Design uart_pwm_top, start of the top module:
module uart_pwm_top (
    input  wire        clk,         
    input  wire        rst_n,       
    input  wire        uart_rx,     
    output wire [8:0]  pwm_out,     
    output wire [6:0] seg0,
    output wire [6:0] seg1,
    output wire [6:0] seg2,
    output wire [6:0] seg3,
    output wire [3:0] pkt_count
);
Settings: LEC_CHECK=0, ABC_AREA=1, CAP_MARGIN=0, CELL_PAD_IN_SITES_GLOBAL_PLACEMENT=0, CORE_ASPECT_RATIO=1.05, CORE_MARGIN=2, CORE_UTILIZATION=72, CTS_CLUSTER_SIZE=55, MAX_ROUTING_LAYER=met4, PLACE_DENSITY_LB_ADDON=0.06, SETUP_SLACK_MARGIN=1.09, SLEW_MARGIN=20, TNS_END_PERCENT=60; clock period 3.79 ns.
run.sh (not shown) runs the stock make flow with config.mk's settings and CLKGATE_MAP_FILE=.
Change:
- CAP_MARGIN: 0 -> 40
- CELL_PAD_IN_SITES_GLOBAL_PLACEMENT: 0 -> not set
- CORE_ASPECT_RATIO: 1.05 -> not set
- CTS_CLUSTER_DIAMETER: not set -> 29
- CTS_CLUSTER_SIZE: 55 -> 15
- MAX_ROUTING_LAYER: met4 -> not set
- SETUP_SLACK_MARGIN: 1.09 -> 1.12
- TNS_END_PERCENT: 60 -> not set
After rerunning: Hold slack degrades by 0.023 ns. Global-route usage is higher by 4.7 points. Core utilization is higher by 7.5 points. Synthesized area is unchanged. Maximum frequency is higher by 0.51%. Final area is higher by 7.9%. Final cell count is higher by 4.3%. Synthesized cell count does not change.
Change:
- CAP_MARGIN: 40 -> 0
- CORE_ASPECT_RATIO: not set -> 1.18
- CTS_CLUSTER_DIAMETER: 29 -> 323
- PLACE_DENSITY_LB_ADDON: 0.06 -> 0.02
- SETUP_SLACK_MARGIN: 1.12 -> 1.11
Result:
- die area barely changes
- via count came out lower by roughly a tenth
- wire length decreases by a quarter to a third
Change:
- ABC_AREA: 1 -> not set
- CAP_MARGIN: 0 -> 20
- CORE_ASPECT_RATIO: 1.18 -> not set
- CTS_CLUSTER_DIAMETER: 323 -> not set
- CTS_CLUSTER_SIZE: 15 -> 49
- PLACE_DENSITY_LB_ADDON: 0.02 -> 0.0
- SETUP_SLACK_MARGIN: 1.11 -> 1.09
After rerunning: Register-to-register slack is worse by 0.17 ns; utilization grows by 2.9 points; total power grows by about a fifth; setup slack is worse by 0.11 ns; routed wire length shrinks slightly; final area grows by a few percent; non-clock buffer count shrinks by 32; maximum frequency shrinks by a few percent; synthesized cell count shrinks by about a fifth.

---

## build 31
The RTL this note starts from:
==> flow/design.v <==
module uart_rx #(
    parameter CLOCKS_PER_PULSE = 4 ,  
              BITS_PER_WORD = 8,  
              W_OUT = 24  
) (
    input clk,rst_n,rx,
    output reg m_valid,
    output reg [W_OUT-1:0] m_data 
);
    localparam  IDLE    = 2'b00, 
                START   = 2'b01, 
                DATA    = 2'b10, 
                STOP    = 2'b11;
  	reg [1:0] state; 
    localparam NUM_WORDS = W_OUT / BITS_PER_WORD;
    reg[$clog2(CLOCKS_PER_PULSE)-1:0] c_clocks;
    reg[$clog2(BITS_PER_WORD)-1:0] c_bits;
    reg[$clog2(NUM_WORDS)-1:0] c_words;
    always @(posedge clk or negedge rst_n) begin
        if (!rst_n) begin
            {c_words,c_bits,c_clocks,m_valid,m_data} <= 1'b0;
            state <= IDLE;
        end else begin
            m_valid <= 0;
            case(state)
                IDLE: if(rx == 0)
                    state <= START;
                START: if(c_clocks == CLOCKS_PER_PULSE/2 - 1) begin
                        c_clocks <= 0;
                        state <= DATA;
                    end else begin
                        c_clocks <= c_clocks + 1;
                    end
              DATA:   if(c_clocks == CLOCKS_PER_PULSE-1)begin
                            c_clocks <= 0;
                            m_data <= {rx, m_data[W_OUT-1:1]};  
                            if(c_bits == BITS_PER_WORD-1) begin
                                c_bits <= 0;
                                state <= STOP;  
                                if(c_words == NUM_WORDS - 1) begin
                                    m_valid <= 1;  
                                    c_words <= 0;  
                                end else c_words <= c_words + 1;  
                            end else c_bits <= c_bits + 1;  
                        end else c_clocks <= c_clocks + 1;  
                STOP: if(c_clocks == CLOCKS_PER_PULSE - 1) begin
                        c_clocks <= 0;
                        state <= IDLE;  
                    end else c_clocks <= c_clocks + 1;
            endcase
        end
    end        
endmodule
module pwm_9ch #(
    parameter RESOLUTION = 16
)(
    input  wire                 clk,
    input  wire                 rst_n,
    input  wire [RESOLUTION-1:0] duty0,
    input  wire [RESOLUTION-1:0] duty1,
    input  wire [RESOLUTION-1:0] duty2,
    input  wire [RESOLUTION-1:0] duty3,
    input  wire [RESOLUTION-1:0] duty4,
    input  wire [RESOLUTION-1:0] duty5,
    input  wire [RESOLUTION-1:0] duty6,
    input  wire [RESOLUTION-1:0] duty7,
    input  wire [RESOLUTION-1:0] duty8,
    output reg  [8:0]           pwm_out
);
    reg [RESOLUTION-1:0] counter;
    always @(posedge clk or negedge rst_n) begin
        if (!rst_n)
            counter <= {RESOLUTION{1'b0}};
        else
            counter <= counter + 1;
    end
    always @(posedge clk or negedge rst_n) begin
        if (!rst_n) begin
            pwm_out <= 9'b0;
        end else begin
            pwm_out[0] <= (counter < duty0);
            pwm_out[1] <= (counter < duty1);
            pwm_out[2] <= (counter < duty2);
            pwm_out[3] <= (counter < duty3);
            pwm_out[4] <= (counter < duty4);
            pwm_out[5] <= (counter < duty5);
            pwm_out[6] <= (counter < duty6);
            pwm_out[7] <= (counter < duty7);
            pwm_out[8] <= (counter < duty8);
        end
    end
endmodule
module sev_seg_decorder(
    input [3:0] digit,
    output reg [6:0] seg
);
    always @(*)begin
        case(digit)
           4'd0: seg  = 7'b1000000;  
            4'd1: seg  = 7'b1111001;  
            4'd2: seg  = 7'b0100100;  
            4'd3: seg  = 7'b0110000;  
            4'd4: seg  = 7'b0011001;  
            4'd5: seg  = 7'b0010010;  
            4'd6: seg  = 7'b0000010;  
            4'd7: seg  = 7'b1111000;  
            4'd8: seg  = 7'b0000000;  
            4'd9: seg  = 7'b0010000;  
            4'd10: seg = 7'b0001000;  
            4'd11: seg = 7'b0000011;  
            4'd12: seg = 7'b1000110;  
            4'd13: seg = 7'b0100001;  
            4'd14: seg = 7'b0000110;  
            4'd15: seg = 7'b0001110;  
            default: seg = 7'b0111111;  
        endcase 
        end
endmodule
module uart_pwm_data_store #(
    parameter WIDTH = 16,
    parameter CHANNELS = 9
)(
    input  wire              clk,
    input  wire              rst_n,
    input  wire              rx_valid,
    input  wire [WIDTH-1:0]  rx_data,
    output reg  [3:0]        pkt_count,
    output reg [WIDTH-1:0] duty0,
    output reg [WIDTH-1:0] duty1,
    output reg [WIDTH-1:0] duty2,
    output reg [WIDTH-1:0] duty3,
    output reg [WIDTH-1:0] duty4,
    output reg [WIDTH-1:0] duty5,
    output reg [WIDTH-1:0] duty6,
    output reg [WIDTH-1:0] duty7,
    output reg [WIDTH-1:0] duty8
);
    reg [WIDTH-1:0] duty_reg [0:CHANNELS-1];
    integer k;
    always @(posedge clk or negedge rst_n) begin
        if (!rst_n) begin
            pkt_count <= 4'd0;
            for (k = 0; k < CHANNELS; k = k + 1)
                duty_reg[k] <= {WIDTH{1'b0}};
            duty0 <= 0; duty1 <= 0; duty2 <= 0;
            duty3 <= 0; duty4 <= 0; duty5 <= 0;
            duty6 <= 0; duty7 <= 0; duty8 <= 0;
        end else if (rx_valid) begin
            duty_reg[pkt_count] <= rx_data;
            duty0 <= duty_reg[0];
            duty1 <= duty_reg[1];
            duty2 <= duty_reg[2];
            duty3 <= duty_reg[3];
            duty4 <= duty_reg[4];
            duty5 <= duty_reg[5];
            duty6 <= duty_reg[6];
            duty7 <= duty_reg[7];
            duty8 <= duty_reg[8];
            if (pkt_count == CHANNELS-1)
                pkt_count <= 4'd0;
            else
                pkt_count <= pkt_count + 1;
        end
    end
endmodule
module uart_pwm_top (
    input  wire        clk,         
    input  wire        rst_n,       
    input  wire        uart_rx,     
    output wire [8:0]  pwm_out,     
    output wire [6:0] seg0,
    output wire [6:0] seg1,
    output wire [6:0] seg2,
    output wire [6:0] seg3,
    output wire [3:0] pkt_count
);
    wire        rx_valid;
    wire [15:0] rx_data;
    uart_rx #(.CLOCKS_PER_PULSE(434),  
              .BITS_PER_WORD(8), 
              .W_OUT(16) 
    ) uart_rx_inst (
        .clk(clk),
        .rst_n(rst_n),
        .rx(uart_rx),
        .m_data(rx_data),
        .m_valid(rx_valid)
    );
    wire [15:0] duty0, duty1, duty2, duty3, duty4, duty5, duty6, duty7, duty8;
    uart_pwm_data_store #(
        .WIDTH(16),
        .CHANNELS(9)
    ) data_store_inst (
        .clk(clk),
        .rst_n(rst_n),
        .rx_valid(rx_valid),
        .rx_data(rx_data),
        .pkt_count(pkt_count),
        .duty0(duty0), .duty1(duty1), .duty2(duty2),
        .duty3(duty3), .duty4(duty4), .duty5(duty5),
        .duty6(duty6), .duty7(duty7), .duty8(duty8)
    );
    pwm_9ch #(
        .RESOLUTION(16)
    ) pwm_inst (
        .clk(clk),
        .rst_n(rst_n),
        .duty0(duty0),
        .duty1(duty1),
        .duty2(duty2),
        .duty3(duty3),
        .duty4(duty4),
        .duty5(duty5),
        .duty6(duty6),
        .duty7(duty7),
        .duty8(duty8),
        .pwm_out(pwm_out)
    );
    wire [3:0] digit0 = rx_data[3:0];     
    wire [3:0] digit1 = rx_data[7:4];
    wire [3:0] digit2 = rx_data[11:8];
    wire [3:0] digit3 = rx_data[15:12];   
    sev_seg_decorder seg_inst0 (.digit(digit0), .seg(seg0));
    sev_seg_decorder seg_inst1 (.digit(digit1), .seg(seg1));
    sev_seg_decorder seg_inst2 (.digit(digit2), .seg(seg2));
    sev_seg_decorder seg_inst3 (.digit(digit3), .seg(seg3));
endmodule
Settings: LEC_CHECK=0, CAP_MARGIN=20, CELL_PAD_IN_SITES_DETAIL_PLACEMENT=2, CORE_MARGIN=10, CORE_UTILIZATION=46, CTS_CLUSTER_DIAMETER=373, GPL_TIMING_DRIVEN=0, PLACE_DENSITY_LB_ADDON=0.02, SLEW_MARGIN=0, TNS_END_PERCENT=25; clock period 6.43 ns.
> inputs changed (build 31 -> build 84)
- CTS_CLUSTER_SIZE now 15, previously not set
- ABC_AREA now 1, previously not set
- CELL_PAD_IN_SITES_DETAIL_PLACEMENT no longer set, was 2
- GPL_TIMING_DRIVEN no longer set, was 0
- CORE_ASPECT_RATIO now 1.18, previously not set
- CTS_CLUSTER_DIAMETER no longer set, was 373
- SLEW_MARGIN now 20, was 0
- SETUP_SLACK_MARGIN now 1.11, previously not set
- CORE_MARGIN now 2, was 10
- TNS_END_PERCENT no longer set, was 25
- CORE_UTILIZATION now 72, was 46
- the clock period (ns, I/O delays scaled along) now 3.79, was 6.43
[summary]
- Between build 84 and build 31, the adder and majority cell fraction of the synthesized area does not differ in any meaningful way.
- Build 31 → build 84: final clock period utilization by the worst path +3.3 points, number of buffers outside the clock class in the layout saw a decrease, worst reg2reg path depth has remained practically unchanged.
## Diff of input files: build 90 against build 84
- a change of CTS_CLUSTER_SIZE from 15 to 10
- a change of CORE_UTILIZATION from 72 to 71
- a change of SETUP_SLACK_MARGIN from 1.11 to 1.13
- a deleted ABC_AREA that had been 1
- an added CTS_CLUSTER_DIAMETER of 308
- a deleted CORE_ASPECT_RATIO that had been 1.18
- a deleted PLACE_DENSITY_LB_ADDON that had been 0.02
Findings:
- Build 90 finished all stages; the layout is clean.
- Utilization after layout for build 90 is lower than for build 84.
- Startpoint of the most critical setup path: uart_rx_inst.m_data[9] -> build 90, uart_rx_inst.m_data[8] -> build 84
- Compared with build 84, in build 90 sum of met2 wire segment lengths after detailed routing up about 3.2%; area fraction in mux cells rose 11 points; total instance count after detailed placement fell by 344; final worst-path setup slack went down by 0.11 ns.
Modified inputs, build 45 compared to build 90
- CTS_CLUSTER_DIAMETER: 308 -> unset
- SETUP_SLACK_MARGIN: 1.13 -> unset
- PLACE_DENSITY_LB_ADDON: unset -> 0.0
- CTS_CLUSTER_SIZE: 10 -> unset
==> comparison <==
- Via count (lower): build 45
- Going from build 90 to build 45, arrival time of the worst setup path now larger; combined global-route utilization of all metal layers now smaller; final area now smaller; core utilization now smaller; number of placed instances, taps included comparable.
- Of build 45 and build 90, the run reporting the higher largest voltage drop on the vdd net was build 45.
- Compared with build 90, build 45 instantiates a smaller number of standard cells.
- Part of the power in the clock network for build 45: 1.9 points up relative to build 90
- Sort build 45 and build 90 by hold slack, ascending, and build 90 comes first.
- Final wirelength: build 45 better than build 90

---

zinc:
// uart_pwm_top: RTL as listed in full above, without the edits since
Settings: LEC_CHECK=0, CAP_MARGIN=20, CORE_MARGIN=2, CORE_UTILIZATION=72, CTS_CLUSTER_SIZE=50, PLACE_DENSITY_LB_ADDON=0.0, SETUP_SLACK_MARGIN=1.07, SLEW_MARGIN=20; clock period 3.79 ns.
zinc finished end to end and its layout was clean on timing, DRC and antenna.
### zinc -> onyx
- swapping 50 for 15 in CTS_CLUSTER_SIZE
- swapping 0.0 for 0.06 in PLACE_DENSITY_LB_ADDON
- putting ABC_AREA at 1 where nothing was set
- swapping 20 for 0 in CAP_MARGIN
- swapping 1.07 for 1.12 in SETUP_SLACK_MARGIN
[summary]
Measured against onyx, the count of non-filler cells in the finished layout of zinc comes out at 0.841 times the reference value. [compare] base=zinc new=onyx: minimum clock period after layout decreased 0.20 ns, hold slack now sits higher, count of vias placed by the detailed router climbed 1,644. When onyx is measured against zinc, its cell area turns out about 1.6% lower. Core utilization: onyx lower than zinc. Of onyx and zinc, the run reporting the lower number of logic gates was zinc. Delta (onyx minus zinc): multi-input combinational cell area fell about 6.5%, final critical-path share of the clock period shows a reduction of 5.2 points, sequential fraction of total cell area went up.
## Diff of input files: fjord against onyx
- a deleted CTS_CLUSTER_SIZE that had been 15
- a change of PLACE_DENSITY_LB_ADDON from 0.06 to 0.0
- a deleted ABC_AREA that had been 1
- a change of CORE_UTILIZATION from 72 to 71
- a change of SETUP_SLACK_MARGIN from 1.12 to 0.59
- a change of CAP_MARGIN from 0 to 20
## What came out
onyx → fjord: number of distinct standard cells referenced by the synthesized netlist rose by 96%; post-layout period usage of the worst path rose by 13 points; met3 wirelength from detailed routing fell by about 30%.
Compare onyx and fjord | antenna diode count higher: fjord
Total via count after detailed routing: fjord vs onyx down 12%
The global-route usage was comparable across onyx and fjord.
Compared to onyx, fjord has power share of the clock group 1.6 points higher.
What onyx reported for number of non-filler instances in the completed layout has to be multiplied by 0.841 to get the figure for fjord.
Relative to onyx, area growth from synthesis to layout has decreased by 1.2 points in fjord.
--- input diff fjord..harbor ---
- CORE_UTILIZATION: 71 -> 70
- SETUP_SLACK_MARGIN: 0.59 -> 1.08
- CTS_CLUSTER_SIZE: unset -> 28
### Flow results
harbor gives more final instance area than fjord did. harbor vs fjord, cell at the slowest stage of the critical path: sky130_fd_sc_hd__mux4_2 vs sky130_fd_sc_hd__clkdlybuf4s50_1. Summary — number of non-clock buffers in the layout, harbor relative to fjord: higher, by 27%. fjord → harbor: post-cts resize count shows an increase of 83; flop share of the area went down by 1.0 points; total net switching power now larger; detailed placer's ending HPWL rose by 2.7%; total chip power went up. Compared with fjord, in harbor number of non-filler instances in the completed layout now larger, number of clock buffers in the layout decreased 2. Comparing the two runs side by side, harbor comes out behind fjord on core area. harbor falls short of fjord in global-route wire length before repair.
diff inputs: harbor => cedar
- CTS_CLUSTER_DIAMETER newly set to 29
- SETUP_SLACK_MARGIN changed from 1.08 to 1.09
- CORE_UTILIZATION changed from 70 to 72
- CTS_CLUSTER_SIZE changed from 28 to 49
Findings:
- The share of power burned in combinational logic in cedar was lower than what harbor gave.
- harbor has lower met2 usage than cedar.
- Re combined global-route utilization of all metal layers: harbor was lower than cedar.
- NOTE: total length of routed met2 wires in cedar exceeds that of harbor
- In cedar, hold slack is lower than in harbor.
- Going from harbor to cedar, power climbed 35%, final standard cell area without fillers picked up an extra 0.0011 mm².
### cedar -> willow
- PLACE_DENSITY_LB_ADDON: 0.0 -> 0.16
- SETUP_SLACK_MARGIN: 1.09 -> 1.12
- CTS_CLUSTER_DIAMETER: 29 -> 36
- CTS_CLUSTER_SIZE: 49 -> 28
- GPL_ROUTABILITY_DRIVEN: unset -> 0
- ABC_AREA: unset -> 1
[summary]
Of willow and cedar, it is willow that has the higher total nets after synthesis. Cell count: willow higher than cedar. Delta (willow minus cedar): sequential group power did not really move, per-instance average area after synthesis now sits lower, number of logic inverters in the finished layout shows an increase of 50, post-route fraction of the period consumed by the critical path has decreased.
Power and IR drop assume default switching activity.
